### flow/run.sh
#!/bin/bash
# the make line also repeats each setting of config.mk as NAME=value (left out here)
make -C /OpenROAD-flow-scripts/flow DESIGN_CONFIG=/design/flow/config.mk WORK_HOME=/design/flow/orfs CLKGATE_MAP_FILE= finish
### flow/design.v
module AHBDCD(
  input wire [31:0] HADDR,
  output wire HSEL_S0,
  output wire HSEL_S1,
  output wire HSEL_S2,
  output wire HSEL_S3,
  output wire HSEL_S4,
  output wire HSEL_S5,
  output wire HSEL_S6,
  output wire HSEL_S7,
  output wire HSEL_S8,
  output wire HSEL_S9,
  output wire HSEL_NOMAP,
  output reg [3:0] MUX_SEL
    );
reg [15:0] dec;
assign HSEL_S0 = dec[0];    
assign HSEL_S1 = dec[1];    
assign HSEL_S2 = dec[2];    
assign HSEL_S3 = dec[3];    
assign HSEL_S4 = dec[4];    
assign HSEL_S5 = dec[5];    
assign HSEL_S6 = dec[6];    
assign HSEL_S7 = dec[7];    
assign HSEL_S8 = dec[8];    
assign HSEL_S9 = dec[9];    
assign HSEL_NOMAP = dec[15];  
always@*
begin
  case(HADDR[31:24])
    8'h00: 						 
      begin
        dec = 16'b0000_0000_00000001;
        MUX_SEL = 4'b0000;
      end
    8'h50: 						 
      begin
        dec = 16'b0000_0000_0000_0010;
        MUX_SEL = 4'b0001;
      end
    8'h51: 						 
      begin
        dec =16'b0000_0000_0000_0100;
        MUX_SEL = 4'b0010;
      end   
    8'h52:  					 
      begin
        dec = 16'b0000_0000_0000_1000;
        MUX_SEL = 4'b0011;
      end
    8'h53: 						 
      begin
        dec = 16'b0000_0000_0001_0000;
        MUX_SEL = 4'b0100;
      end
    8'h54:						 
      begin
        dec = 16'b0000_0000_0010_0000;
        MUX_SEL = 4'b0101;
      end
    8'h55:						 
      begin
        dec = 16'b0000_0000_0100_0000;
        MUX_SEL = 4'b0110;
      end
    8'h56:						 
      begin
        dec = 16'b0000_0000_1000_0000;
        MUX_SEL = 4'b0111;
      end
    8'h57: 						 
      begin
        dec = 16'b0000_0001_0000_0000;
        MUX_SEL = 4'b1000;
      end
    8'h58:						 
      begin
        dec = 16'b0000_0010_0000_0000;
        MUX_SEL = 4'b1001;
      end
    default:  
      begin
        dec = 16'b1000_0000_00000000;
        MUX_SEL = 4'b1111;
      end
  endcase
end
endmodule
module AHBMUX(
  input wire HCLK,
  input wire HRESETn,
  input wire [3:0] MUX_SEL,
  input wire [31:0] HRDATA_S0,		
  input wire [31:0] HRDATA_S1,
  input wire [31:0] HRDATA_S2,
  input wire [31:0] HRDATA_S3,
  input wire [31:0] HRDATA_S4,
  input wire [31:0] HRDATA_S5,
  input wire [31:0] HRDATA_S6,
  input wire [31:0] HRDATA_S7,
  input wire [31:0] HRDATA_S8,
  input wire [31:0] HRDATA_S9,
  input wire [31:0] HRDATA_NOMAP,
  input wire HREADYOUT_S0,
  input wire HREADYOUT_S1,
  input wire HREADYOUT_S2,
  input wire HREADYOUT_S3,
  input wire HREADYOUT_S4,
  input wire HREADYOUT_S5,
  input wire HREADYOUT_S6,
  input wire HREADYOUT_S7,
  input wire HREADYOUT_S8,
  input wire HREADYOUT_S9,
  input wire HREADYOUT_NOMAP,
  output reg HREADY,
  output reg [31:0] HRDATA
);
  reg [3:0] APHASE_MUX_SEL;			 
  always@ (posedge HCLK or negedge HRESETn)
  begin
    if(!HRESETn)
      APHASE_MUX_SEL <= 4'h0;
    else if(HREADY)						 
      APHASE_MUX_SEL <= MUX_SEL;
  end
  always@*
  begin
    case(APHASE_MUX_SEL)
      4'b0000: begin						 
        HRDATA = HRDATA_S0;
        HREADY = HREADYOUT_S0;
      end
      4'b0001: begin
        HRDATA = HRDATA_S1;
        HREADY = HREADYOUT_S1;
      end
      4'b0010: begin
        HRDATA = HRDATA_S2;
        HREADY = HREADYOUT_S2;
      end
      4'b0011: begin
        HRDATA = HRDATA_S3;
        HREADY = HREADYOUT_S3;
      end
      4'b0100: begin
        HRDATA = HRDATA_S4;
        HREADY = HREADYOUT_S4;
      end
      4'b0101: begin
        HRDATA = HRDATA_S5;
        HREADY = HREADYOUT_S5;
      end
      4'b0110: begin
        HRDATA = HRDATA_S6;
        HREADY = HREADYOUT_S6;
      end
      4'b0111: begin
        HRDATA = HRDATA_S7;
        HREADY = HREADYOUT_S7;
      end
      4'b1000: begin
        HRDATA = HRDATA_S8;
        HREADY = HREADYOUT_S8;
      end
      4'b1001: begin
        HRDATA = HRDATA_S9;
        HREADY = HREADYOUT_S9;
      end
      default: begin            
        HRDATA = HRDATA_NOMAP;
        HREADY = HREADYOUT_NOMAP;
      end
    endcase
  end
endmodule
module BAUDGEN
(
  input wire clk,
  input wire resetn,
  input wire write_enable,
  input wire [15:0] divisor,
  output wire baudtick
);
reg [21:0] count_reg;
wire [21:0] count_next;
reg [15:0] count_div;
always @ (posedge clk, negedge resetn)
  begin
    if(!resetn) begin
      count_reg <= 0;
      count_div <= 16'd162;
    end 
    else if (write_enable) begin
      count_div <= (divisor == 16'd326) ? {16'd326} :
                   (divisor == 16'd162) ? {16'd162} :
                   (divisor == 16'd81) ?  {16'd81} :
                   (divisor == 16'd54) ?  {16'd54} :
                   (divisor == 16'd27) ?  {16'd27} :
                                          {16'd162} ;
      count_reg  <= 0;
    end                                         
    else
      count_reg <= count_next;
end
assign count_next = ((count_reg == count_div) ? 0 : count_reg + 1'b1);
assign baudtick = ((count_reg == count_div) ? 1'b1 : 1'b0);
endmodule
module FIFO #(parameter DWIDTH=8, AWIDTH=1)
(
  input wire clk,
  input wire resetn,
  input wire rd,
  input wire wr,
  input wire [DWIDTH-1:0] w_data,
  output wire empty,
  output wire full,
  output wire [DWIDTH-1:0] r_data
);
  reg [DWIDTH-1:0] array_reg [2**AWIDTH-1:0];
  reg [AWIDTH-1:0] w_ptr_reg;
  reg [AWIDTH-1:0] w_ptr_next;
  reg [AWIDTH-1:0] w_ptr_succ;
  reg [AWIDTH-1:0] r_ptr_reg;
  reg [AWIDTH-1:0] r_ptr_next;
  reg [AWIDTH-1:0] r_ptr_succ;
  reg full_reg;
  reg empty_reg;
  reg full_next;
  reg empty_next;
  wire w_en;
  always @ (posedge clk)
    if(w_en)
    begin
      array_reg[w_ptr_reg] <= w_data;
    end
  assign r_data = array_reg[r_ptr_reg];   
  assign w_en = wr & ~full_reg;           
  always @ (posedge clk, negedge resetn)
  begin
    if(!resetn)
      begin
        w_ptr_reg <= 0;
        r_ptr_reg <= 0;
        full_reg <= 1'b0;
        empty_reg <= 1'b1;
      end
    else
      begin
        w_ptr_reg <= w_ptr_next;
        r_ptr_reg <= r_ptr_next;
        full_reg <= full_next;
        empty_reg <= empty_next;
      end
  end
  always @*
  begin
    w_ptr_succ = w_ptr_reg + 1;
    r_ptr_succ = r_ptr_reg + 1;
    w_ptr_next = w_ptr_reg;
    r_ptr_next = r_ptr_reg;
    full_next = full_reg;
    empty_next = empty_reg;
    case({w_en,rd})
      2'b01:
        if(~empty_reg)
          begin
            r_ptr_next = r_ptr_succ;
            full_next = 1'b0;
            if (r_ptr_succ == w_ptr_reg)
              empty_next = 1'b1;
          end
      2'b10:
        if(~full_reg)
          begin
            w_ptr_next = w_ptr_succ;
            empty_next = 1'b0;
            if (w_ptr_succ == r_ptr_reg)
              full_next = 1'b1;
          end
      2'b11:
        begin
          w_ptr_next = w_ptr_succ;
          r_ptr_next = r_ptr_succ;
        end
    endcase
  end
  assign full = full_reg;
  assign empty = empty_reg;
endmodule
module UART_TX(
  input wire clk,
  input wire resetn,
  input wire tx_start,        
  input wire b_tick,           
  input wire [7:0] d_in,       
  input wire parity_en,
  input wire parity_odd,
  output reg tx_done,          
  output wire tx               
  );
  localparam [2:0] idle_st   = 3'b000;
  localparam [2:0] start_st  = 3'b001;
  localparam [2:0] data_st   = 3'b010;
  localparam [2:0] parity_st = 3'b011;
  localparam [2:0] stop_st   = 3'b100;
  reg [2:0] current_state;
  reg [2:0] next_state;
  reg [3:0] b_reg;           
  reg [3:0] b_next;
  reg [2:0] count_reg;       
  reg [2:0] count_next;
  reg [7:0] data_reg;        
  reg [7:0] data_next;
  reg tx_reg;                
  reg tx_next;
  reg parity_reg;
  reg parity_next;
  always @(posedge clk, negedge resetn)
  begin
    if(!resetn)
      begin
        current_state <= idle_st;
        b_reg <= 0;
        count_reg <= 0;
        data_reg <= 0;
        tx_reg <= 1'b1;
        parity_reg <= 1'b0;
      end
    else
      begin
        current_state <= next_state;
        b_reg <= b_next;
        count_reg <= count_next;
        data_reg <= data_next;
        tx_reg <= tx_next;
        parity_reg <= parity_next;
      end
  end
  always @*
  begin
    next_state = current_state;
    tx_done = 1'b0;
    b_next = b_reg;
    count_next = count_reg;
    data_next = data_reg;
    tx_next = tx_reg;
    parity_next = parity_reg;
    case(current_state)
      idle_st:
      begin
        tx_next = 1'b1;
        if(tx_start)
        begin
          next_state = start_st;
          b_next = 0;
          data_next = d_in;
          parity_next = parity_en ? (parity_odd ? ~(^d_in) : ^d_in) : 1'b0;
        end
      end
      start_st:  
      begin
        tx_next = 1'b0;
        if(b_tick)
          if(b_reg==15)
            begin
              next_state = data_st;
              b_next = 0;
              count_next = 0;
            end
          else
            b_next = b_reg + 1;
      end
      data_st:  
      begin
        tx_next = data_reg[0];
        if(b_tick)
          if(b_reg == 15)
            begin
              b_next = 0;
              data_next = data_reg >> 1;
              if(count_reg == 7)     
                next_state = parity_en ? parity_st : stop_st;
              else
                count_next = count_reg + 1;
            end
          else
            b_next = b_reg + 1;
      end
      parity_st:  
      begin
        tx_next = parity_reg;
        if(b_tick)
          if(b_reg == 15)
            begin
              next_state = stop_st;
              b_next = 0;
            end
          else
            b_next = b_reg + 1;
      end
      stop_st:  
      begin
        tx_next = 1'b1;
        if(b_tick)
          if(b_reg == 15)    
            begin
              next_state = idle_st;
              tx_done = 1'b1;
            end
          else
            b_next = b_reg + 1;
      end
    endcase
  end
  assign tx = tx_reg;
endmodule
module UART_RX(
  input wire clk,
  input wire resetn,
  input wire b_tick,         
  input wire rx,             
  input wire parity_en,
  input wire parity_odd,
  output reg parity_err,
  output reg rx_done,        
  output wire [7:0] dout     
  );
  localparam [2:0] idle_st   = 3'b000;
  localparam [2:0] start_st  = 3'b001;
  localparam [2:0] data_st   = 3'b010;
  localparam [2:0] parity_st = 3'b011;
  localparam [2:0] stop_st   = 3'b100;
  reg [2:0] current_state;
  reg [2:0] next_state;
  reg [3:0] b_reg;  
  reg [3:0] b_next;
  reg [2:0] count_reg;  
  reg [2:0] count_next;
  reg [7:0] data_reg;  
  reg [7:0] data_next;
  reg parity_err_next;
  always @ (posedge clk, negedge resetn)
  begin
    if(!resetn)
      begin
        current_state <= idle_st;
        b_reg <= 0;
        count_reg <= 0;
        data_reg <=0;
        parity_err <= 1'b0;
      end
    else
      begin
        current_state <= next_state;
        b_reg <= b_next;
        count_reg <= count_next;
        data_reg <= data_next;
        parity_err <= parity_err_next;
      end
  end
  always @*
  begin
    next_state = current_state;
    b_next = b_reg;
    count_next = count_reg;
    data_next = data_reg;
    rx_done = 1'b0;
    parity_err_next = parity_err;
    case(current_state)
      idle_st:
        if(~rx)
          begin
            next_state = start_st;
            b_next = 0;
          end
      start_st:
        if(b_tick)
          if(b_reg == 7)
            begin
              next_state = data_st;
              b_next = 0;
              count_next = 0;
            end
          else
            b_next = b_reg + 1'b1;
      data_st:
        if(b_tick)
          if(b_reg == 15)
            begin
              b_next = 0;
              data_next = {rx, data_reg [7:1]};
              if(count_next == 7)  
                next_state = parity_en ? parity_st : stop_st;
              else
                count_next = count_reg + 1'b1;
            end
          else
            b_next = b_reg + 1;
      parity_st:
        if (b_tick)
          if (b_reg == 15)
            begin
              b_next = 0;
              if (parity_odd)
              begin
                if (rx == ^data_reg)  
                  parity_err_next = 1'b1;
                else
                  parity_err_next = 1'b0;
              end 
              else
              begin
                if (rx == ^data_reg)
                  parity_err_next = 1'b0;
                else
                  parity_err_next = 1'b1;
              end
              next_state = stop_st;
            end 
          else 
            b_next = b_reg + 1;
      stop_st:
        if(b_tick)
          if(b_reg == 15)  
            begin
              next_state = idle_st;
              rx_done = 1'b1;
            end
          else
           b_next = b_reg + 1;
    endcase
  end
  assign dout = data_reg;
endmodule
module AHBUART(
  input wire         HCLK,
  input wire         HRESETn,
  input wire  [31:0] HADDR,
  input wire  [1:0]  HTRANS,
  input wire  [31:0] HWDATA,
  input wire         HWRITE,
  input wire         HREADY,
  output wire        HREADYOUT,
  output wire [31:0] HRDATA,
  input wire         HSEL,
  input wire         RsRx,   
  output wire        RsTx,   
  output wire uart_irq   
);
  localparam DATA_ADDR = 8'h00;
  localparam BAUD_ADDR = 8'h04;
  localparam PARITY_ADDR = 8'h08;
  localparam STATUS_ADDR = 8'h0C;
  wire [7:0] uart_wdata;  
  wire [7:0] uart_rdata;
  wire uart_wr;
  wire uart_rd;
  wire [7:0] tx_data;
  wire [7:0] rx_data;
  wire [7:0] status;
  wire tx_full;
  wire tx_empty;
  wire rx_full;
  wire rx_empty;
  wire tx_done;
  wire rx_done;
  wire b_tick;
  reg [1:0] last_HTRANS;
  reg [31:0] last_HADDR;
  reg last_HWRITE;
  reg last_HSEL;
  reg [15:0] BAUD_DIVISOR;
  reg w_baudgen;
  reg [7:0] PARITY_REGISTER;
  wire uart_parity_err;
  always@ (posedge HCLK)
  begin
    if(HREADY)
    begin
      last_HTRANS <= HTRANS;
      last_HWRITE <= HWRITE;
      last_HSEL <= HSEL;
      last_HADDR <= HADDR;
    end
  end
  assign HREADYOUT = ~tx_full;
  assign uart_wr = last_HTRANS[1] & last_HWRITE & last_HSEL & (last_HADDR[7:0]==8'h00);
  assign uart_rd = last_HTRANS[1] & ~last_HWRITE & last_HSEL & (last_HADDR[7:0]==8'h00);
  always @(posedge HCLK, negedge HRESETn)
  begin
    if(!HRESETn)
      begin
        BAUD_DIVISOR <= 16'd326;  
        PARITY_REGISTER <= 16'd0;
        w_baudgen <= 1'b0;
      end
    else if(last_HTRANS[1] & last_HWRITE & last_HSEL &  last_HADDR[7:0] == BAUD_ADDR & HREADYOUT)
      begin
        BAUD_DIVISOR <= HWDATA[15:0];
        w_baudgen <= 1'b1;
      end
    else if(last_HTRANS[1] & last_HWRITE & last_HSEL &  last_HADDR[7:0] == PARITY_ADDR)
      begin
        PARITY_REGISTER <= HWDATA[15:0];
      end
    else
      begin
        w_baudgen <= 1'b0;
      end
  end
  assign uart_wdata = HWDATA[7:0];
  assign HRDATA = (last_HADDR[7:0] == DATA_ADDR) ? {24'h000000, uart_rdata} :
                  (last_HADDR[7:0] == BAUD_ADDR) ? {16'h0000, BAUD_DIVISOR} :
                  (last_HADDR[7:0] == PARITY_ADDR) ? {16'h0000, PARITY_REGISTER} :
                  (last_HADDR[7:0] == STATUS_ADDR) ? {24'h000000, status} :
                  32'h00000000;
  assign status = {5'b00000, tx_full, rx_empty, uart_parity_err};  
  assign uart_irq = ~rx_empty; 
  BAUDGEN uBAUDGEN(
    .clk(HCLK),
    .resetn(HRESETn),
    .write_enable(w_baudgen),
    .divisor(BAUD_DIVISOR),
    .baudtick(b_tick)
  );
  FIFO  
   #(.DWIDTH(8), .AWIDTH(4))
	uFIFO_TX 
  (
    .clk(HCLK),
    .resetn(HRESETn),
    .rd(tx_done),
    .wr(uart_wr),
    .w_data(uart_wdata[7:0]),
    .empty(tx_empty),
    .full(tx_full),
    .r_data(tx_data[7:0])
  );
  FIFO 
   #(.DWIDTH(8), .AWIDTH(4))
	uFIFO_RX(
    .clk(HCLK),
    .resetn(HRESETn),
    .rd(uart_rd),
    .wr(rx_done),
    .w_data(rx_data[7:0]),
    .empty(rx_empty),
    .full(rx_full),
    .r_data(uart_rdata[7:0])
  );
  UART_RX uUART_RX(
    .clk(HCLK),
    .resetn(HRESETn),
    .b_tick(b_tick),
    .rx(RsRx),
    .parity_en(PARITY_REGISTER[1]),
    .parity_odd(PARITY_REGISTER[0]),
    .parity_err(uart_parity_err),
    .rx_done(rx_done),
    .dout(rx_data[7:0])
  );
  UART_TX uUART_TX(
    .clk(HCLK),
    .resetn(HRESETn),
    .tx_start(!tx_empty),
    .b_tick(b_tick),
    .d_in(tx_data[7:0]),
    .parity_en(PARITY_REGISTER[1]),
    .parity_odd(PARITY_REGISTER[0]),
    .tx_done(tx_done),
    .tx(RsTx)
  );
endmodule
module prescaler(
  input wire inclk,
  input wire resetn,
  output wire outclk
    );
reg [3:0] counter;
always @(posedge inclk, negedge resetn)
  if (!resetn)
    counter <= 4'b0000;
  else
    counter <= counter + 1'b1;
assign outclk = counter == 4'b1111;
endmodule
module AHBTIMER(
	input wire HCLK,
	input wire HRESETn,
  input wire [31:0] HADDR,
  input wire [31:0] HWDATA,
  input wire [1:0] HTRANS,
  input wire HWRITE,
  input wire HSEL,
  input wire HREADY,
  input wire capture_event,
  output wire [31:0] HRDATA,
	output wire HREADYOUT,
	output wire PWM_OUT,
  output reg timer_irq
);
  localparam [7:0] LDADDR = 8'h00;    
  localparam [7:0] VALADDR = 8'h04;   
  localparam [7:0] CTLADDR = 8'h08;   
  localparam [7:0] CLRADDR = 8'h0C;   
  localparam [7:0] CMPADDR = 8'h10;
  localparam [7:0] CAPTADDR = 8'h14; 
  localparam [2:0] FREE_RUN = 3'b000;
  localparam [2:0] PERIODIC = 3'b001;
  localparam [2:0] COMPARE  = 3'b010;
  localparam [2:0] PWM      = 3'b011;
  localparam [2:0] CAPTURE  = 3'b100;
  localparam st_idle = 1'b0;
  localparam st_count = 1'b1;
  reg current_state;
  reg next_state;
  reg [31:0] value_next;
  reg timer_irq_next;
  reg t_out_next;
  reg [31:0] cap_val_next;
  reg last_HWRITE;
  reg [31:0] last_HADDR;
  reg last_HSEL;
  reg [1:0] last_HTRANS;
  reg [4:0] control;
  reg [31:0] load;
  reg clear;
  reg [31:0] value;
  reg [31:0] cmp_val;
  reg [31:0] cap_val;
  reg t_out;
  wire enable;
  wire [2:0] mode;
  wire clk16;        
  wire timerclk;
  prescaler uprescaler16(
    .inclk(HCLK),
    .resetn(HRESETn),
    .outclk(clk16)
  );
  assign HREADYOUT = 1'b1;  
  always @(posedge HCLK)
    if(HREADY)
      begin
        last_HWRITE <= HWRITE;
        last_HSEL <= HSEL;
        last_HADDR <= HADDR;
        last_HTRANS <= HTRANS;
      end
  assign timerclk = ((control[4]) ? clk16 : 1'b1);   
  assign enable = control[0];
  assign mode = (control[3:1] == FREE_RUN) ? FREE_RUN :
                (control[3:1] == PERIODIC) ? PERIODIC :
                (control[3:1] == COMPARE)  ? COMPARE  :
                (control[3:1] == PWM)      ? PWM      :
                (control[3:1] == CAPTURE)  ? CAPTURE  :
                FREE_RUN;
  always @(posedge HCLK, negedge HRESETn)
    if(!HRESETn)
      control <= 5'b00000;
    else if(last_HWRITE & last_HSEL & last_HTRANS[1])
      if(last_HADDR[7:0] == CTLADDR)
        control <= HWDATA[4:0];
  always @(posedge HCLK, negedge HRESETn)
    if(!HRESETn)
      load <= 32'h0000_0000;
    else if(last_HWRITE & last_HSEL & last_HTRANS[1])
      if(last_HADDR[7:0] == LDADDR)
        load <= HWDATA;
  always @(posedge HCLK, negedge HRESETn)
    if(!HRESETn)
      cmp_val <= 32'h0000_0000;
    else if(last_HWRITE & last_HSEL & last_HTRANS[1])
      if(last_HADDR[7:0] == CMPADDR)
        cmp_val <= HWDATA;
  always @(posedge HCLK, negedge HRESETn)
    if(!HRESETn)
      clear <= 1'b0;
    else if(last_HWRITE & last_HSEL & last_HTRANS[1])
      if(last_HADDR[7:0] == CLRADDR)
        clear <= HWDATA[0];
  always @(posedge HCLK, negedge HRESETn)
    if(!HRESETn)
      timer_irq <= 1'b0;
    else
      timer_irq <= timer_irq_next;
  always @(posedge HCLK, negedge HRESETn)
    if(!HRESETn)
      begin
        current_state <= st_idle;
        value <= 32'h0000_0000;
        t_out <= 1'b1;
        cap_val <= 32'h0000_0000;
      end
    else
      begin
        value <= value_next;
        current_state <= next_state;
        t_out <= t_out_next;
        cap_val <= cap_val_next;
      end
  always @*
  begin
    next_state = current_state;
    value_next = value;
    t_out_next = t_out;
    cap_val_next = cap_val;
    timer_irq_next = (clear) ? 0 : timer_irq;
    case(current_state)
      st_idle:
        if(enable && timerclk)
            begin
              value_next = load;
              next_state = st_count;
              t_out_next = 1'b1;
            end
      st_count:
        if(enable && timerclk)
        begin
          case(mode)
            FREE_RUN: begin
                        if (value == 32'h0000_0000)
                          begin
                            timer_irq_next = 1;
                          end
                        value_next = value - 1;
                      end
            PERIODIC: begin
                        if (value == 32'h0000_0000)
                          begin
                            timer_irq_next = 1;
                            value_next = load;
                          end
                        else
                          value_next = value - 1;
                      end
            COMPARE: begin
                        if (value == cmp_val)
                          begin
                            timer_irq_next = 1;
                            value_next = load;
                          end
                        else
                          value_next = value - 1;
                      end
            PWM: begin
                   if (value == cmp_val)
                     begin
                       timer_irq_next = 1;
                       t_out_next = 1'b0;
                       value_next = value - 1;
                     end
                    else if (value == 32'h0000_0000)
                      begin
                        timer_irq_next = 1;
                        t_out_next = 1'b1;
                        value_next = load;
                      end
                   else
                     value_next = value - 1;
                 end
            CAPTURE: begin
                 if(capture_event)
                   begin
                     cap_val_next = value;
                     timer_irq_next = 1;
                   end
                   value_next = value - 1;
                end
            default: begin
                       value_next = value - 1;
                     end
          endcase
        end
    endcase
  end
  assign HRDATA = (last_HADDR[7:0] == LDADDR) ? load :
                  (last_HADDR[7:0] == VALADDR) ? value :
                  (last_HADDR[7:0] == CTLADDR) ? control :
                  (last_HADDR[7:0] == CMPADDR) ? cmp_val :
                  (last_HADDR[7:0] == CAPTADDR) ? cap_val :
                   32'h0000_0000;
  assign PWM_OUT = t_out;
endmodule
module AHBGPIO(
  input wire HCLK,
  input wire HRESETn,
  input wire [31:0] HADDR,
  input wire [1:0] HTRANS,
  input wire [31:0] HWDATA,
  input wire HWRITE,
  input wire HSEL,
  input wire HREADY,
  input wire [15:0] GPIOIN,
  output wire HREADYOUT,
  output wire [31:0] HRDATA,
  output wire [15:0] GPIOOUT,
  output wire gpio_irq   
  );
  localparam [7:0] gpio_data_addr = 8'h00;
  localparam [7:0] gpio_dir_addr  = 8'h04;
  localparam [7:0] gpio_mask_addr = 8'h08;
  reg [15:0] gpio_dataout;
  reg [15:0] gpio_datain;
  reg [15:0] gpio_dir;
  reg [15:0] gpio_data_next;
  reg [15:0] gpio_mask;
  reg [31:0] last_HADDR;
  reg [1:0] last_HTRANS;
  reg last_HWRITE;
  reg last_HSEL;
  integer i;
  assign HREADYOUT = 1'b1;
  always @(posedge HCLK)
  begin
    if(HREADY)
    begin
      last_HADDR <= HADDR;
      last_HTRANS <= HTRANS;
      last_HWRITE <= HWRITE;
      last_HSEL <= HSEL;
    end
  end
  always @(posedge HCLK, negedge HRESETn)
  begin
    if(!HRESETn)
    begin
      gpio_mask <= 16'h0000;
    end
    else if ((last_HADDR[7:0] == gpio_mask_addr) & last_HSEL & last_HWRITE & last_HTRANS[1])
      gpio_mask <= HWDATA[15:0];
  end
  always @(posedge HCLK, negedge HRESETn)
  begin
    if(!HRESETn)
    begin
      gpio_dir <= 16'h0000;
    end
    else if ((last_HADDR[7:0] == gpio_dir_addr) & last_HSEL & last_HWRITE & last_HTRANS[1])
      gpio_dir <= HWDATA[15:0];
  end
  always @(posedge HCLK, negedge HRESETn)
  begin
    if(!HRESETn)
    begin
      gpio_dataout <= 16'h0000;
    end
    else if ((last_HADDR[7:0] == gpio_data_addr) & last_HSEL & last_HWRITE & last_HTRANS[1])
      gpio_dataout <= ((gpio_dataout & ~(gpio_mask & gpio_dir)) | (HWDATA[15:0] & (gpio_mask & gpio_dir)));
  end
  always @(posedge HCLK, negedge HRESETn)
  begin
    if (!HRESETn)
      gpio_datain <= 16'h0000;
    else begin
      for(i=0; i<16; i=i+1)
      begin
        if(gpio_dir[i] == 1'b1)
          gpio_datain[i] <= gpio_dataout[i];
        else
          gpio_datain[i] <= GPIOIN[i];
      end
    end
  end  
  reg [15:0] prev_GPIOIN;
  reg        gpio_irq_reg;
  always @(posedge HCLK, negedge HRESETn)
  begin
    if (!HRESETn) begin
      prev_GPIOIN  <= 16'h0000;
      gpio_irq_reg <= 1'b0;
    end
    else begin
      if ((GPIOIN & ~gpio_dir) != (prev_GPIOIN & ~gpio_dir))
        gpio_irq_reg <= 1'b1;
      else
        gpio_irq_reg <= 1'b0;
      prev_GPIOIN <= GPIOIN;
    end
  end
  assign gpio_irq = gpio_irq_reg;
  assign HRDATA[31:16] = 16'h0000;
  assign HRDATA[15:0] = gpio_datain;  
  assign GPIOOUT = gpio_dataout;
endmodule
module AHB7SEGDEC(
  input wire HCLK,
  input wire HRESETn,
  input wire [31:0] HADDR,
  input wire [31:0] HWDATA,
  input wire [1:0] HTRANS,
  input wire HWRITE,
  input wire HSEL,
  input wire HREADY,
  output [31:0] HRDATA,
  output HREADYOUT,
  output [6:0] seg,
  output [3:0] an,
  output dp
  );
  localparam [7:0] DIGIT1_ADDR = 4'h0;
  localparam [7:0] DIGIT2_ADDR = 4'h4;
  localparam [7:0] DIGIT3_ADDR = 4'h8;
  localparam [7:0] DIGIT4_ADDR = 4'hC;
  localparam [7:0] DISP_ADDR = 8'h10;
  reg last_HWRITE;
  reg [31:0] last_HADDR;
  reg last_HSEL;
  reg [1:0] last_HTRANS;
  reg [7:0] DIGIT1;
  reg [7:0] DIGIT2;
  reg [7:0] DIGIT3; 
  reg [7:0] DIGIT4;
  reg DISP;
  assign HREADYOUT = 1'b1;  
  always @(posedge HCLK)
    if(HREADY)
      begin
        last_HWRITE <= HWRITE;
        last_HSEL <= HSEL;
        last_HADDR <= HADDR;
        last_HTRANS <= HTRANS;
      end
  always @(posedge HCLK, negedge HRESETn)
  begin
    if(!HRESETn)
	 begin
      DIGIT1 <= 7'b0_0101;
		DIGIT2 <= 7'b0_1110;
		DIGIT3 <= 7'b0_0000;
		DIGIT4 <= 7'b0_0001;
        DISP <= 1'b0;
	 end
    else if(last_HWRITE & last_HSEL & last_HTRANS[1])
	 begin
		if(last_HADDR[7:0] == DIGIT1_ADDR)
        	DIGIT1 <= HWDATA[7:0];
		else if(last_HADDR[7:0] == DIGIT2_ADDR)
			DIGIT2 <= HWDATA[7:0];
		else if(last_HADDR[7:0] == DIGIT3_ADDR)
			DIGIT3 <= HWDATA[7:0];
		else if(last_HADDR[7:0] == DIGIT4_ADDR)
			DIGIT4 <= HWDATA[7:0];
    else if(last_HADDR[7:0] == DISP_ADDR)
			DISP <= HWDATA[7:0];
	  end
	end
  assign HRDATA = (last_HADDR[7:0] == DIGIT1_ADDR) ? {24'h000_0000,DIGIT1} :
                  (last_HADDR[7:0] == DIGIT2_ADDR) ? {24'h000_0000,DIGIT2} :
                  (last_HADDR[7:0] == DIGIT3_ADDR) ? {24'h000_0000,DIGIT3} :
                  (last_HADDR[7:0] == DIGIT4_ADDR) ? {24'h000_0000,DIGIT4} :
                  (last_HADDR[7:0] == DISP_ADDR)   ? {31'h000_0000,DISP}   :
                   32'h0000_0000;
  reg [31:0] counter;
  reg [3:0] ring;
  wire [7:0] code;
  wire [6:0] seg_out;
  assign seg = ~seg_out;
  assign an = ~ring;
  always @(posedge HCLK or negedge HRESETn)
  begin
	if(!HRESETn)
		counter <= 32'h0000_0000;
	else
		counter <= counter + 1'b1;
  end
  always @(posedge HCLK or negedge HRESETn)
  begin
	if(!HRESETn)
		ring <= 4'b0001;
	else if (counter[15:0] == 16'h7FFF)
		ring <= {ring[2:0],ring[3]};
  end
  assign code =
	(ring == 4'b0001) ? DIGIT1[7:0] :
	(ring == 4'b0010) ? DIGIT2[7:0] :
	(ring == 4'b0100) ? DIGIT3[7:0] :
	(ring == 4'b1000) ? DIGIT4[7:0] :
		4'b1110;
	assign dp = ~code[7];
parameter A      = 7'b0000001;
parameter B      = 7'b0000010;
parameter C      = 7'b0000100;
parameter D      = 7'b0001000;
parameter E      = 7'b0010000;
parameter F      = 7'b0100000;
parameter G      = 7'b1000000;
wire [6:0] hex_decoded;
assign hex_decoded =
    (code[6:0] == 7'h0) ? (A|B|C|D|E|F) :
    (code[6:0] == 7'h1) ? (B|C) :
    (code[6:0] == 7'h2) ? (A|B|G|E|D) :
    (code[6:0] == 7'h3) ? (A|B|C|D|G) :
    (code[6:0] == 7'h4) ? (F|B|G|C) :
    (code[6:0] == 7'h5) ? (A|F|G|C|D) : 
    (code[6:0] == 7'h6) ? (A|F|G|C|D|E) :
    (code[6:0] == 7'h7) ? (A|B|C) :
    (code[6:0] == 7'h8) ? (A|B|C|D|E|F|G) :
    (code[6:0] == 7'h9) ? (A|B|C|D|F|G) :
    (code[6:0] == 7'ha) ? (A|F|B|G|E|C) :
    (code[6:0] == 7'hb) ? (F|G|C|D|E) :
    (code[6:0] == 7'hc) ? (A|F|E|D) :
    (code[6:0] == 7'hd) ? (B|C|D|E|G) :
    (code[6:0] == 7'he) ? (A|F|G|E|D) :
    (code[6:0] == 7'hf) ? (A|F|G|E) : 7'b000_0000;
wire [6:0] decimal_decoded;
assign decimal_decoded =
    (code[6:0] == 7'h0) ? (A|B|C|D|E|F) :
    (code[6:0] == 7'h1) ? (B|C) :
    (code[6:0] == 7'h2) ? (A|B|G|E|D) :
    (code[6:0] == 7'h3) ? (A|B|C|D|G) :
    (code[6:0] == 7'h4) ? (F|B|G|C) :
    (code[6:0] == 7'h5) ? (A|F|G|C|D) :
    (code[6:0] == 7'h6) ? (A|F|G|C|D|E) :
    (code[6:0] == 7'h7) ? (A|B|C) :
    (code[6:0] == 7'h8) ? (A|B|C|D|E|F|G) :
    (code[6:0] == 7'h9) ? (A|B|C|D|F|G) :
    7'b000_0000;    
assign seg_out = (DISP) ? decimal_decoded : hex_decoded;
endmodule
module AHBPERIPH(
  input  wire        HCLK,
  input  wire        HRESETn,
  input  wire [31:0] HADDR,
  input  wire [1:0]  HTRANS,
  input  wire        HWRITE,
  input  wire [31:0] HWDATA,
  output wire [31:0] HRDATA,
  output wire        HREADY,
  input  wire        RsRx,
  output wire        RsTx,
  input  wire        capture_event,
  output wire        PWM_OUT,
  input  wire [15:0] GPIOIN,
  output wire [15:0] GPIOOUT,
  output wire [6:0]  seg,
  output wire        dp,
  output wire [3:0]  an,
  output wire        uart_irq,
  output wire        timer_irq,
  output wire        gpio_irq
);
  wire [3:0]  mux_sel;
  wire        hsel_uart, hsel_timer, hsel_gpio, hsel_7seg;
  wire [31:0] hrdata_uart, hrdata_timer, hrdata_gpio, hrdata_7seg;
  wire        hready_uart, hready_timer, hready_gpio, hready_7seg;
  AHBDCD uAHBDCD (
    .HADDR(HADDR),
    .HSEL_S0(),
    .HSEL_S1(),
    .HSEL_S2(hsel_uart),
    .HSEL_S3(hsel_timer),
    .HSEL_S4(hsel_gpio),
    .HSEL_S5(hsel_7seg),
    .HSEL_S6(),
    .HSEL_S7(),
    .HSEL_S8(),
    .HSEL_S9(),
    .HSEL_NOMAP(),
    .MUX_SEL(mux_sel)
  );
  AHBMUX uAHBMUX (
    .HCLK(HCLK),
    .HRESETn(HRESETn),
    .MUX_SEL(mux_sel),
    .HRDATA_S0(32'h0000_0000),
    .HRDATA_S1(32'h0000_0000),
    .HRDATA_S2(hrdata_uart),
    .HRDATA_S3(hrdata_timer),
    .HRDATA_S4(hrdata_gpio),
    .HRDATA_S5(hrdata_7seg),
    .HRDATA_S6(32'h0000_0000),
    .HRDATA_S7(32'h0000_0000),
    .HRDATA_S8(32'h0000_0000),
    .HRDATA_S9(32'h0000_0000),
    .HRDATA_NOMAP(32'hDEADBEEF),
    .HREADYOUT_S0(1'b1),
    .HREADYOUT_S1(1'b1),
    .HREADYOUT_S2(hready_uart),
    .HREADYOUT_S3(hready_timer),
    .HREADYOUT_S4(hready_gpio),
    .HREADYOUT_S5(hready_7seg),
    .HREADYOUT_S6(1'b1),
    .HREADYOUT_S7(1'b1),
    .HREADYOUT_S8(1'b1),
    .HREADYOUT_S9(1'b1),
    .HREADYOUT_NOMAP(1'b1),
    .HRDATA(HRDATA),
    .HREADY(HREADY)
  );
  AHBUART uAHBUART (
    .HCLK(HCLK),
    .HRESETn(HRESETn),
    .HADDR(HADDR),
    .HTRANS(HTRANS),
    .HWDATA(HWDATA),
    .HWRITE(HWRITE),
    .HREADY(HREADY),
    .HREADYOUT(hready_uart),
    .HRDATA(hrdata_uart),
    .HSEL(hsel_uart),
    .RsRx(RsRx),
    .RsTx(RsTx),
    .uart_irq(uart_irq)
  );
  AHB7SEGDEC uAHB7SEGDEC (
    .HCLK(HCLK),
    .HRESETn(HRESETn),
    .HADDR(HADDR),
    .HTRANS(HTRANS),
    .HWDATA(HWDATA),
    .HWRITE(HWRITE),
    .HREADY(HREADY),
    .HREADYOUT(hready_7seg),
    .HRDATA(hrdata_7seg),
    .HSEL(hsel_7seg),
    .seg(seg),
    .an(an),
    .dp(dp)
  );
  AHBTIMER uAHBTIMER (
    .HCLK(HCLK),
    .HRESETn(HRESETn),
    .HADDR(HADDR),
    .HTRANS(HTRANS),
    .HWDATA(HWDATA),
    .HWRITE(HWRITE),
    .HREADY(HREADY),
    .HREADYOUT(hready_timer),
    .HRDATA(hrdata_timer),
    .PWM_OUT(PWM_OUT),
    .HSEL(hsel_timer),
    .capture_event(capture_event),
    .timer_irq(timer_irq)
  );
  AHBGPIO uAHBGPIO (
    .HCLK(HCLK),
    .HRESETn(HRESETn),
    .HADDR(HADDR),
    .HWRITE(HWRITE),
    .HWDATA(HWDATA),
    .HTRANS(HTRANS),
    .HSEL(hsel_gpio),
    .HREADY(HREADY),
    .GPIOIN(GPIOIN),
    .HREADYOUT(hready_gpio),
    .HRDATA(hrdata_gpio),
    .GPIOOUT(GPIOOUT),
    .gpio_irq(gpio_irq)
  );
endmodule
### flow/constraint.sdc
create_clock -name core_clock -period 7.08 [get_ports {HCLK}]
set_input_delay 1.4160 -clock core_clock [delete_from_list [all_inputs] [get_ports {HCLK}]]
set_output_delay 1.4160 -clock core_clock [all_outputs]
set_load 0.01 [all_outputs]
### flow/config.mk
export PLATFORM = sky130hd
export DESIGN_NAME = AHBPERIPH
export DESIGN_NICKNAME = AHBPERIPH
export VERILOG_FILES = /design/flow/design.v
export SDC_FILE = /design/flow/constraint.sdc
export NUM_CORES = 4
export LEC_CHECK = 0
export ABC_AREA = 1
export CAP_MARGIN = 20
export CELL_PAD_IN_SITES_DETAIL_PLACEMENT = 2
export CORE_MARGIN = 9
export CORE_UTILIZATION = 27
export CTS_CLUSTER_DIAMETER = 382
export CTS_CLUSTER_SIZE = 22
export GPL_TIMING_DRIVEN = 1
export MIN_ROUTING_LAYER = met1
export PLACE_DENSITY_LB_ADDON = 0.18
export SETUP_SLACK_MARGIN = 0.19
export SLEW_MARGIN = 0
export TNS_END_PERCENT = 30
==> impl_metrics.json, run 1 <==
{
  "clkLatencyLatePin_ns": 0.66,
  "synth_top_area_share": 0.282,
  "synth_cell_types": 61,
  "ant_nets": 0,
  "worstReg2RegEnd": "uAHBUART.uFIFO_TX.array_reg[3][0]",
  "grt_pass1_wl_um": 197000,
  "chipWidth_um": 373,
  "crit_path_start_kind": "register",
  "synth.top_cells.by_area": "dfrtp_1 (28%), edfxtp_1 (24%), nand2_1 (12%)",
  "worst-path-stages": 7,
  "avgSynthCellArea_um2": 8.45,
  "remaining_drc_errors": 0,
  "rr_startpoint": "uAHB7SEGDEC.last_HADDR[1]",
  "xor_area_frac": 0.0298,
  "logic_family": "simple AND/OR/NAND/NOR gates",
  "rsz0062_at_grt": "no",
  "power_density_mw_per_mm2": 181,
  "simple_gate_area_frac": 0.222,
  "fin_cells": 5745,
  "synth_cells": 4030,
  "antenna_found_initial": 7,
  "setup_violations": 0,
  "finalNetCount": 4188,
  "num_vias": 29200,
  "tritoncts": "yes",
  "max_freq_mhz": 165,
  "r2r_cells": 9,
  "area_growth_pct": 12.5,
  "pwr-share-seq": 0.602,
  "synthArstFlopShare": 0.600,
  "cts_inserted_buffers": 36,
  "dr.pass1.iters": 7,
  "fin_skew_ns": 0.0398,
  "crit_arrival_ns": 4.65,
  "h-tree-depth": 2,
  "grt_start_max_net_pins": 168,
  "core_region_area_mm2": 0.124,
  "hold_path_end": "uAHBTIMER.uprescaler16.counter[0]",
  "cp_common_cell": "a21oi_1",
  "clkTransAtPathRegs_ns": 0.09,
  "die_area_mm2": 0.139,
  "clock-sinks": 675,
  "netlist_top_cells_count": "nand2_1 (1119), inv_1 (440), o21ai_0 (390), dfrtp_1 (384), edfxtp_1 (270)",
  "timing.max_cap.violations": 0,
  "synth_stat.cells": 4030,
  "rows": 129,
  "flop_cell": "dfrtp_1",
  "ctsHoldBuffers": 0,
  "top_power_group": "registers",
  "leakage_nw": 16.9,
  "finalSetupTns_ns": 0,
  "drt_iter0_drc": 1725,
  "crit_start": "uAHBUART.uFIFO_RX.r_ptr_reg[0]",
  "grt_usage": 0.180,
  "min_path_type": "reg2reg",
  "numSynthFlops": 675,
  "p_clk_frac": 0.350,
  "whs_path_depth": 1,
  "period_used_share": 0.857,
  "crit_buf_inv": 3,
  "cp-endpoint": "HRDATA[3]",
  "postCtsSetupBuffers": 0,
  "overflow": 0,
  "fillCellCount": 14200,
  "edf_count": 270,
  "rrSetupSlack_ns": 3.48,
  "stage_log_warnings": 54,
  "numPortBuffers": 135,
  "critPathMaxStageDelay_ns": 0.92,
  "relSlewSlack": 0.244,
  "clk_path_buf_depth": 3,
  "largest_area_cell": "dfrtp_1",
  "flop_area_mm2": 0.0183,
  "finalWirelength_um": 129000,
  "drv_slew": 0,
  "hold_viol_final": 0,
  "post-place-cells": 5676,
  "switching_share": 0.246,
  "mux_area_frac": 0.000294,
  "dpl_worst_slack_ns": 1.88,
  "fp.dieH_um": 373,
  "synthesis.nets": 4138,
  "post_cts.resized_instances": 0,
  "min_period_ns": 6.07,
  "outcome": "no timing/DRC/antenna violations",
  "ctsRootBufferMaster": "clkbuf_16",
  "setup_ws_ns": 1.01,
  "worstSetupPathType": "reg2out",
  "dpl.hpwl_um": 91500,
  "min-delay-start": "uAHBTIMER.uprescaler16.counter[0]",
  "yosysSeqAreaShare": 0.536,
  "synthesis.area_mm2": 0.0341,
  "p_int_mw": 5.22,
  "crit_family": "AND-OR/OR-AND gates",
  "ir_drop_v": 0.000145,
  "wl_per_cell_um": 22.4,
  "p_switching_mw": 1.70,
  "crit_chain": "inv_2 -> buf_4 -> a21oi_1 -> o311ai_0 -> a21oi_1 -> o31ai_1 -> clkdlybuf4s50_1",
  "place_congestion": 0.863,
  "vias_per_cell": 5.09,
  "aoi_share": 0.131,
  "cp.required_ns": 5.66,
  "ys_sh_adder": 0.00771,
  "ioPinCount": 153,
  "seq_power_mw": 4.17,
  "combGateArea_mm2": 0.0133,
  "synth_warnings": 11,
  "top_cell": "nand2_1",
  "cp_max_fo": 34,
  "comb-power_mw": 0.335,
  "fp_util": 0.274,
  "pg_clk_mw": 2.42,
  "combPwrFrac": 0.048,
  "synth_chip_area_mm2": 0.0341,
  "slowest_stage": "o31ai_1",
  "grt_pass1_vias": 31600,
  "tightest_slew_ns": 1.13,
  "cp-end-kind": "output port"
}
[layer usage]
layer  GRT usage  routed length [um]  vias up
li1            -                   -    13400
met1       0.242               59800    15100
met2       0.293               59300      523
met3      0.0290                5530      155
met4      0.0609                4160        2
met5           0                  13        -
[layout make-up]
| class | count | share of cell area |
|---|---|---|
| clock buffer | 62 | 0.0266 |
| multi-input combinational | 2709 | 0.348 |
| clock inverter | 3 | 0.000686 |
| antenna | 1 | 0.0000653 |
| tap | 1637 | 0.0535 |
| inverter | 470 | 0.0461 |
| sequential | 675 | 0.477 |
| timing repair buffer | 188 | 0.0478 |
[through the flow]
stage                     cell area, um2  power, mW  hold WS, ns   util
final                              38300       6.92        0.465  0.308
after global routing               38300       7.17        0.498  0.308
after CTS                          38200       7.03        0.471  0.307
after detailed placement           37200       4.59        0.455  0.299
after global placement             37200       4.58        0.448  0.299
after floorplan                    34100       4.36        0.422      -
==> inputs of run 2 (changes only) <==
Settings changed: ABC_AREA 1 to not set, CELL_PAD_IN_SITES_DETAIL_PLACEMENT 2 to not set, CORE_MARGIN 9 to 2, CORE_UTILIZATION 27 to 40, CTS_CLUSTER_DIAMETER 382 to not set, CTS_CLUSTER_SIZE 22 to not set, GPL_TIMING_DRIVEN 1 to not set, MIN_ROUTING_LAYER met1 to not set, PLACE_DENSITY set to 0.6, PLACE_DENSITY_LB_ADDON 0.18 to not set, SETUP_SLACK_MARGIN 0.19 to not set, SLEW_MARGIN 0 to 20, TNS_END_PERCENT 30 to not set.
Clock period 7.08 ns to 4.79 ns, I/O delays scaled along.
==> run 2 against run 1 <==
Against the previous run:
- sequential power increased by 57%
- combinational power increased to 2.6 times the previous value
- sequential share of layout area increased by 3.8 points
- global-route usage increased by 2.4 points
- total power increased by 90%
- critical path depth increased by 2
- register-to-register slack got worse by 2.5 ns
- routed wire length decreased by 38%
- die size decreased by 44%
- sequential cell count unchanged
- synthesized cell count decreased by 43%
==> impl_metrics.json, run 2 <==
{
  "fillCellCount": 6647,
  "dpl.hpwl_um": 53800,
  "placed_area_mm2": 0.0330,
  "ir_drop_v": 0.000318,
  "drv_slew": 0,
  "cp_max_fo": 13,
  "power_density_mw_per_mm2": 372,
  "yosysSeqAreaShare": 0.601,
  "ant_nets": 0,
  "remaining_drc_errors": 0,
  "combGateArea_mm2": 0.0114,
  "crit_family": "simple AND/OR/NAND/NOR gates",
  "synth_stat.cells": 2299,
  "xor_area_frac": 0.0400,
  "cp.required_ns": 3.83,
  "logic_family": "multiplexers",
  "postCtsSetupBuffers": 0,
  "clkLatencyLatePin_ns": 0.61,
  "ioPinCount": 153,
  "clock-sinks": 675,
  "crit_buf_inv": 4,
  "h-tree-depth": 3,
  "worstSetupPathType": "reg2out",
  "worst-path-stages": 9,
  "finalSetupTns_ns": 0,
  "slowest_stage": "and2_1",
  "critPathMaxStageDelay_ns": 0.70,
  "setup_ws_ns": 0.117,
  "ys_sh_adder": 0.00864,
  "min_period_ns": 4.67,
  "period_used_share": 0.976,
  "core_region_area_mm2": 0.0756,
  "switching_share": 0.232,
  "finalWirelength_um": 79400,
  "synth.top_cells.by_area": "dfrtp_1 (32%), edfxtp_1 (27%), mux2_2 (8.3%)",
  "combPwrFrac": 0.067,
  "top_power_group": "registers",
  "pg_clk_mw": 5.75,
  "grt_pass1_vias": 19900,
  "rrSetupSlack_ns": 0.94,
  "post-route-util": 0.469,
  "antenna_found_initial": 1,
  "simple_gate_area_frac": 0.0880,
  "rsz0062_at_grt": "no",
  "timing.max_cap.violations": 0,
  "numPortBuffers": 135,
  "area_growth_pct": 16.6,
  "avgSynthCellArea_um2": 13.2,
  "dr.pass1.iters": 5,
  "seq_power_mw": 6.56,
  "cp-end-kind": "output port",
  "synth_top_area_share": 0.316,
  "relSlewSlack": 0.339,
  "leakage_nw": 13.3,
  "place_congestion": 0.840,
  "num_vias": 19700,
  "synth_cell_types": 72,
  "p_int_mw": 10.1,
  "max_freq_mhz": 214,
  "insertedDiodeCount": 0,
  "netlist_top_cells_count": "dfrtp_1 (384), edfxtp_1 (270), mux2_2 (224), nand2_1 (149), nor2_1 (125)",
  "worstReg2RegEnd": "uAHBUART.uFIFO_RX.array_reg[11][6]",
  "aoi_share": 0.0878,
  "finalNetCount": 2544,
  "cp_common_cell": "buf_4",
  "clk_path_buf_depth": 3,
  "synth_cells": 2299,
  "hold_viol_final": 0,
  "grt_usage": 0.204,
  "ctsRootBufferMaster": "clkbuf_16",
  "synth_warnings": 11,
  "stage_log_warnings": 52,
  "tightest_slew_ns": 0.991,
  "largest_area_cell": "dfrtp_1",
  "synthArstFlopShare": 0.600,
  "min_path_type": "in2async",
  "numSynthFlops": 675,
  "crit_path_start_kind": "register",
  "crit_arrival_ns": 3.71,
  "chipWidth_um": 280,
  "mux_area_frac": 0.150,
  "rr_startpoint": "uAHBUART.uBAUDGEN.count_reg[16]",
  "edf_count": 270,
  "outcome": "no timing/DRC/antenna violations",
  "rows": 101,
  "flop_area_mm2": 0.0183,
  "clkTransAtPathRegs_ns": 0.06,
  "fp.dieH_um": 280,
  "hold_ws_ns": 0.325,
  "crit_start": "uAHB7SEGDEC.last_HADDR[3]",
  "p_switching_mw": 3.05,
  "drt_iter0_drc": 1599,
  "p_clk_frac": 0.436,
  "overflow": 0,
  "pwr-share-seq": 0.497,
  "fin_skew_ns": 0.0285,
  "crit_chain": "nor4_1 -> and2_1 -> buf_4 -> buf_4 -> a22oi_1 -> nand2_1 -> a222oi_1 -> inv_1 -> clkdlybuf4s50_1",
  "cp-endpoint": "HRDATA[14]",
  "wl_per_cell_um": 22.9,
  "synthesis.area_mm2": 0.0304,
  "flop_cell": "dfrtp_1",
  "synthesis.nets": 2407,
  "grt_start_max_net_pins": 109,
  "cts_inserted_buffers": 74,
  "setup_violations": 0,
  "synth_chip_area_mm2": 0.0304,
  "comb-power_mw": 0.884,
  "r2r_cells": 7,
  "fin_area_mm2": 0.0355,
  "dpl_worst_slack_ns": 0.631,
  "fp_util": 0.402,
  "die_area_mm2": 0.0783,
  "tritoncts": "yes",
  "grt_pass1_wl_um": 122000,
  "vias_per_cell": 5.66,
  "top_cell": "dfrtp_1"
}
==> run 2: layout make-up <==
class | count | share of cell area
clock buffer | 104 | 0.0574
inverter | 58 | 0.00614
timing repair buffer | 194 | 0.0529
tap | 978 | 0.0345
sequential | 675 | 0.515
clock inverter | 30 | 0.0110
multi-input combinational | 1433 | 0.323
==> run 2: what timing repair did <==
action | in CTS | in global routing
resized | 2 | 11
endpoints found under the setup margin | 3 | 11
hold buffers | 0 | 0
==> run 2: metrics by stage <==
stage               instances  power, mW
CTS                      3472       13.3
global placement         3337       7.52
floorplan                2299       7.07
detailed placement       3338       7.56
finish                   3472       13.2
global route             3472       13.7
==> run 2: layer usage <==
metal	wire length [um]	GRT usage	vias up
li1	-	-	8910
met1	35800	0.286	10000
met2	37500	0.328	577
met3	4320	0.0308	115
met4	1780	0.0591	0
met5	0	0	-
==> inputs of run 3 (changes only) <==
Settings changed: CORE_UTILIZATION 40 to 72, CTS_CLUSTER_DIAMETER set to 28, CTS_CLUSTER_SIZE set to 13, PLACE_DENSITY 0.6 to not set, PLACE_DENSITY_LB_ADDON set to 0.27, SETUP_SLACK_MARGIN set to 0.49.
Clock period 4.79 ns to 4.08 ns, I/O delays scaled along.
==> run 3 against run 2 <==
Against the previous run:
- die size shrank 44%
- the flow now stops in global routing
- synthesized area is the same
- synthesized cell count is the same
==> impl_metrics.json, run 3 <==
{
  "synth.top_cells.by_area": "dfrtp_1 (32%), edfxtp_1 (27%), mux2_2 (8.3%)",
  "rows": 75,
  "xor_area_frac": 0.0400,
  "aoi_share": 0.0878,
  "netlist_top_cells_count": "dfrtp_1 (384), edfxtp_1 (270), mux2_2 (224), nand2_1 (149), nor2_1 (125)",
  "h-tree-depth": 4,
  "ioPinCount": 153,
  "numPortBuffers": 135,
  "dpl.hpwl_um": 51900,
  "chipWidth_um": 210,
  "cts_inserted_buffers": 141,
  "placed_area_mm2": 0.0325,
  "edf_count": 270,
  "logic_family": "multiplexers",
  "clock-sinks": 675,
  "place_congestion": 1.00,
  "synth_stat.cells": 2299,
  "avgSynthCellArea_um2": 13.2,
  "flop_cell": "dfrtp_1",
  "synthesis.area_mm2": 0.0304,
  "largest_area_cell": "dfrtp_1",
  "synthesis.nets": 2407,
  "fp.dieH_um": 210,
  "outcome": "stopped before the end",
  "die_area_mm2": 0.0439,
  "stop_stage": "global routing",
  "clk_path_buf_depth": 3,
  "synth_cell_types": 72,
  "synth_chip_area_mm2": 0.0304,
  "ctsHoldBuffers": 0,
  "ys_sh_adder": 0.00864,
  "synthArstFlopShare": 0.600,
  "yosysSeqAreaShare": 0.601,
  "synth_warnings": 11,
  "fp_util": 0.727,
  "top_cell": "dfrtp_1",
  "simple_gate_area_frac": 0.0880,
  "core_region_area_mm2": 0.0419,
  "ctsRootBufferMaster": "clkbuf_16",
  "synth_cells": 2299,
  "numSynthFlops": 675,
  "synth_top_area_share": 0.316,
  "mux_area_frac": 0.150
}
run 3: per-stage QoR:
step	util	instances	setup slack (ns)
4_1_cts	0.919	3236	0.177
3_5_place_dp	0.777	2913	0.206
3_3_place_gp	0.777	2913	0.329
2_1_floorplan	-	2299	0.818
run 3: repair_timing:
| action | in CTS |
|---|---|
| endpoints found under the setup margin | 136 |
| buffers inserted | 59 |
| gates cloned | 3 |
| pin swaps | 40 |
| endpoints found under the hold margin | 0 |
| gates resized | 270 |
==> inputs of run 4 (changes only) <==
Settings changed: CELL_PAD_IN_SITES_DETAIL_PLACEMENT set to 1, CORE_MARGIN 2 to 4, CORE_UTILIZATION 72 to 33, CTS_CLUSTER_DIAMETER 28 to 67, CTS_CLUSTER_SIZE 13 to not set, GPL_ROUTABILITY_DRIVEN set to 1, HOLD_SLACK_MARGIN set to 0.07, PLACE_DENSITY_LB_ADDON 0.27 to 0.01, SETUP_SLACK_MARGIN 0.49 to not set, TNS_END_PERCENT set to 25.
Clock period 4.08 ns to 11.6 ns, I/O delays scaled along.
==> run 4 against run 3 <==
Against the previous run:
- now clean on timing, DRC and antenna
- synthesized area unchanged
- die size increased by 120%
- synthesized cell count is the same
==> impl_metrics.json, run 4 <==
{
  "clock-sinks": 675,
  "cp.required_ns": 9.28,
  "whs_path_depth": 1,
  "ys_sh_adder": 0.00864,
  "ctsHoldBuffers": 0,
  "avgSynthCellArea_um2": 13.2,
  "p_int_mw": 4.31,
  "min_path_type": "reg2reg",
  "h-tree-depth": 3,
  "comb-power_mw": 0.371,
  "chipWidth_um": 312,
  "hold_viol_final": 0,
  "finalWirelength_um": 93500,
  "ctsRootBufferMaster": "clkbuf_16",
  "synth.top_cells.by_area": "dfrtp_1 (32%), edfxtp_1 (27%), mux2_2 (8.3%)",
  "hold_path_end": "uAHBTIMER.uprescaler16.counter[0]",
  "power_density_mw_per_mm2": 159,
  "drt_iter0_drc": 1152,
  "min_period_ns": 7.01,
  "flop_area_mm2": 0.0183,
  "max_freq_mhz": 143,
  "crit_start": "uAHB7SEGDEC.last_HADDR[7]",
  "yosysSeqAreaShare": 0.601,
  "overflow": 0,
  "period_used_share": 0.605,
  "synth_cell_types": 72,
  "finalNetCount": 2546,
  "dpl_worst_slack_ns": 5.30,
  "cp-endpoint": "HRDATA[1]",
  "fp_util": 0.332,
  "crit_path_start_kind": "register",
  "critPathMaxStageDelay_ns": 0.78,
  "crit_buf_inv": 2,
  "synth_warnings": 11,
  "rr_startpoint": "uAHBUART.uBAUDGEN.count_reg[16]",
  "dr.pass1.iters": 5,
  "wl_per_cell_um": 25.3,
  "numSynthFlops": 675,
  "postCtsSetupBuffers": 0,
  "combPwrFrac": 0.065,
  "outcome": "no timing/DRC/antenna violations",
  "clkLatencyLatePin_ns": 0.64,
  "netlist_top_cells_count": "dfrtp_1 (384), edfxtp_1 (270), mux2_2 (224), nand2_1 (149), nor2_1 (125)",
  "numPortBuffers": 135,
  "hold_ws_ns": 0.457,
  "place_congestion": 0.817,
  "grt_usage": 0.192,
  "ir_drop_v": 0.000117,
  "die_area_mm2": 0.0971,
  "clk_path_buf_depth": 3,
  "synth_cells": 2299,
  "r2r_cells": 7,
  "vias_per_cell": 5.34,
  "synthArstFlopShare": 0.600,
  "logic_family": "multiplexers",
  "aoi_share": 0.0878,
  "remaining_drc_errors": 0,
  "synth_chip_area_mm2": 0.0304,
  "top_power_group": "registers",
  "combGateArea_mm2": 0.0114,
  "synthesis.nets": 2407,
  "seq_power_mw": 2.72,
  "edf_count": 270,
  "setup_violations": 0,
  "wl_met1_um": 44000,
  "grt_pass1_vias": 21300,
  "post_cts.resized_instances": 0,
  "worstReg2RegEnd": "uAHBUART.uFIFO_RX.array_reg[14][2]",
  "ioPinCount": 153,
  "pg_clk_mw": 2.61,
  "rows": 111,
  "ant_nets": 0,
  "rsz0062_at_grt": "no",
  "post-route-util": 0.392,
  "crit_arrival_ns": 4.69,
  "fp.dieH_um": 312,
  "dpl.hpwl_um": 62100,
  "met3_length_um": 3180,
  "worstSetupPathType": "reg2out",
  "cp-end-kind": "output port",
  "fin_cells": 3697,
  "synthesis.area_mm2": 0.0304,
  "largest_area_cell": "dfrtp_1",
  "num_vias": 19700,
  "worst-path-stages": 9,
  "synth_stat.cells": 2299,
  "top_cell": "dfrtp_1",
  "tritoncts": "yes",
  "rrSetupSlack_ns": 7.69,
  "switching_share": 0.244,
  "wl_met2_um": 44100,
  "stage_log_warnings": 53,
  "grt_pass1_wl_um": 141000,
  "cts_inserted_buffers": 84,
  "antenna_found_initial": 5,
  "min-delay-start": "uAHBTIMER.uprescaler16.counter[0]",
  "synth_top_area_share": 0.316,
  "fillCellCount": 9402,
  "mux_area_frac": 0.150,
  "finalSetupTns_ns": 0,
  "setup_ws_ns": 4.59,
  "p_switching_mw": 1.39,
  "routed.top_layer": "met4",
  "cp_max_fo": 15,
  "tightest_slew_ns": 1.11,
  "timing.max_cap.violations": 0,
  "post-place-cells": 3536,
  "fin_skew_ns": 0.0152,
  "grt_start_max_net_pins": 150,
  "drv_slew": 0,
  "p_clk_frac": 0.459,
  "core_region_area_mm2": 0.0915,
  "flop_cell": "dfrtp_1",
  "xor_area_frac": 0.0400,
  "leakage_nw": 13.4,
  "clkTransAtPathRegs_ns": 0.06,
  "crit_chain": "nor4_1 -> nand3_1 -> nor2_1 -> buf_4 -> a221oi_1 -> o22ai_1 -> a211oi_1 -> o21ai_0 -> clkdlybuf4s50_1",
  "simple_gate_area_frac": 0.0880,
  "slowest_stage": "nor4_1",
  "pwr-share-seq": 0.476,
  "relSlewSlack": 0.258,
  "area_growth_pct": 18.0,
  "crit_family": "simple AND/OR/NAND/NOR gates"
}
[run 4: area by class of cell]
class                   count  share of cell area
repair buffers            186              0.0488
inverters                  58             0.00607
clock buffers             121              0.0652
well taps                1186              0.0413
diodes                      3            0.000209
multi-input cells        1433               0.318
flip-flops and latches    675               0.509
clock inverters            35              0.0115
[run 4: metrics by stage]
step                power, mW  area, um2
global placement         3.13      33100
detailed placement       3.14      33100
finish                   5.70      35900
CTS                      5.80      35900
floorplan                2.92      30400
global route             5.95      35900
[run 4: routing by layer]
| metal | vias up | track usage |
|---|---|---|
| met5 | - | 0 |
| met2 | 330 | 0.309 |
| met1 | 10400 | 0.273 |
| li1 | 8897 | - |
| met3 | 121 | 0.0270 |
| met4 | 0 | 0.0504 |
==> inputs of run 5 (changes only) <==
Settings changed: CELL_PAD_IN_SITES_DETAIL_PLACEMENT 1 to not set, CORE_MARGIN 4 to 3.
Clock period 11.6 ns to 10.0 ns, I/O delays scaled along.
==> run 5 against run 4 <==
Against the previous run:
- still clean on timing, DRC and antenna
- sequential power is 15% higher
- critical path depth is 1 lower
- first-iteration DRC count is 25% higher
- sequential share of layout area is 0.24 points higher
- register-to-register slack worse by 1.6 ns
- total power is 14% higher
- setup slack worse by 1.1 ns
- clock power is 11% higher
- combinational power is 14% higher
- cell area is 0.47% lower
- critical path type unchanged
==> impl_metrics.json, run 5 <==
{
  "outcome": "no timing/DRC/antenna violations",
  "ir_drop_v": 0.000115,
  "area_growth_pct": 17.4,
  "synth_top_area_share": 0.316,
  "overflow": 0,
  "critPathMaxStageDelay_ns": 0.59,
  "yosysSeqAreaShare": 0.601,
  "max_freq_mhz": 154,
  "place_congestion": 0.795,
  "rrSetupSlack_ns": 6.07,
  "worst-path-stages": 8,
  "p_int_mw": 4.92,
  "tritoncts": "yes",
  "postCtsSetupBuffers": 0,
  "hold_viol_final": 0,
  "numPortBuffers": 135,
  "wl_per_cell_um": 24.3,
  "numSynthFlops": 675,
  "core_region_area_mm2": 0.0907,
  "grt_pass1_vias": 20000,
  "netlist_top_cells_count": "dfrtp_1 (384), edfxtp_1 (270), mux2_2 (224), nand2_1 (149), nor2_1 (125)",
  "switching_share": 0.240,
  "avgSynthCellArea_um2": 13.2,
  "combGateArea_mm2": 0.0114,
  "cp-end-kind": "output port",
  "synthArstFlopShare": 0.600,
  "crit_buf_inv": 2,
  "ctsRootBufferMaster": "clkbuf_16",
  "grt_start_max_net_pins": 164,
  "crit_family": "AND-OR/OR-AND gates",
  "synthesis.area_mm2": 0.0304,
  "ys_sh_adder": 0.00864,
  "whs_path_depth": 1,
  "min_path_type": "reg2reg",
  "dpl.hpwl_um": 59500,
  "top_power_group": "registers",
  "ioPinCount": 153,
  "min_period_ns": 6.51,
  "pg_clk_mw": 2.91,
  "synth_chip_area_mm2": 0.0304,
  "fillCellCount": 8573,
  "fin_area_mm2": 0.0357,
  "power.total_mw": 6.47,
  "drv_slew": 0,
  "xor_area_frac": 0.0400,
  "cp_max_fo": 26,
  "placed_area_mm2": 0.0331,
  "rr_startpoint": "uAHBTIMER.value[0]",
  "logic_family": "multiplexers",
  "synth_stat.cells": 2299,
  "num_vias": 19500,
  "clkLatencyLatePin_ns": 0.63,
  "period_used_share": 0.651,
  "dr.pass1.iters": 5,
  "finalWirelength_um": 89200,
  "rsz0062_at_grt": "no",
  "pwr-share-seq": 0.485,
  "post_cts.resized_instances": 0,
  "crit_path_start_kind": "register",
  "synth_warnings": 11,
  "crit_chain": "nand3_1 -> buf_4 -> nand2_1 -> a221oi_1 -> a21oi_1 -> a2111oi_0 -> o21ai_0 -> clkdlybuf4s50_1",
  "ant_nets": 0,
  "fp.dieH_um": 310,
  "largest_area_cell": "dfrtp_1",
  "rows": 110,
  "finalSetupTns_ns": 0,
  "grt_pass1_wl_um": 134000,
  "h-tree-depth": 3,
  "vias_per_cell": 5.31,
  "p_clk_frac": 0.450,
  "aoi_share": 0.0878,
  "synth_cells": 2299,
  "top_cell": "dfrtp_1",
  "power_density_mw_per_mm2": 181,
  "crit_start": "uAHB7SEGDEC.last_HADDR[2]",
  "remaining_drc_errors": 0,
  "synth.top_cells.by_area": "dfrtp_1 (32%), edfxtp_1 (27%), mux2_2 (8.3%)",
  "insertedDiodeCount": 0,
  "p_switching_mw": 1.56,
  "grt_usage": 0.187,
  "tightest_slew_ns": 1.07,
  "relSlewSlack": 0.282,
  "leakage_nw": 13.3,
  "hold_path_end": "uAHBTIMER.uprescaler16.counter[0]",
  "crit_arrival_ns": 4.51,
  "fin_skew_ns": 0.0228,
  "synth_cell_types": 72,
  "mux_area_frac": 0.150,
  "synthesis.nets": 2407,
  "flop_cell": "dfrtp_1",
  "min-delay-start": "uAHBTIMER.uprescaler16.counter[0]",
  "cp-endpoint": "HRDATA[0]",
  "stage_log_warnings": 52,
  "seq_power_mw": 3.14,
  "clock-sinks": 675,
  "ctsHoldBuffers": 0,
  "cp.required_ns": 8.00,
  "r2r_cells": 10,
  "chipWidth_um": 310,
  "clkTransAtPathRegs_ns": 0.06,
  "slowest_stage": "edfxtp_1",
  "cts_inserted_buffers": 80,
  "edf_count": 270,
  "hold_ws_ns": 0.464,
  "finalNetCount": 2540,
  "antenna_found_initial": 8,
  "simple_gate_area_frac": 0.0880,
  "worstSetupPathType": "reg2out",
  "comb-power_mw": 0.422,
  "clk_path_buf_depth": 3,
  "timing.max_cap.violations": 0,
  "die_area_mm2": 0.0958,
  "setup_violations": 0,
  "fp_util": 0.335,
  "worstReg2RegEnd": "uAHBTIMER.value[30]",
  "combPwrFrac": 0.065,
  "drt_iter0_drc": 1438,
  "flop_area_mm2": 0.0183
}
[run 5: area by class of cell]
type                       instances  share of cell area
sequential                       675               0.512
multi-input combinational       1433               0.319
clock inverter                    41              0.0120
clock buffer                     106              0.0608
inverter                          58             0.00610
timing repair buffer             184              0.0492
tap                             1176              0.0412
[run 5: layer usage]
layer / GRT usage / share of wire / up-vias
met5: 0 / 0 / -
met1: 0.275 / 0.48 / 10100
met4: 0.0397 / 0.019 / 0
met2: 0.290 / 0.46 / 436
met3: 0.0308 / 0.044 / 109
li1: - / - / 8887
[run 5: metrics by stage]
stage,setup WS (ns),util,cells
global placement,4.12,0.365,3525
CTS,3.30,0.393,3672
finish,3.49,0.394,3673
detailed placement,4.03,0.365,3525
floorplan,5.55,-,2299
global route,3.17,0.394,3673
No activity file was given, so power comes from the tool's default toggle rates.
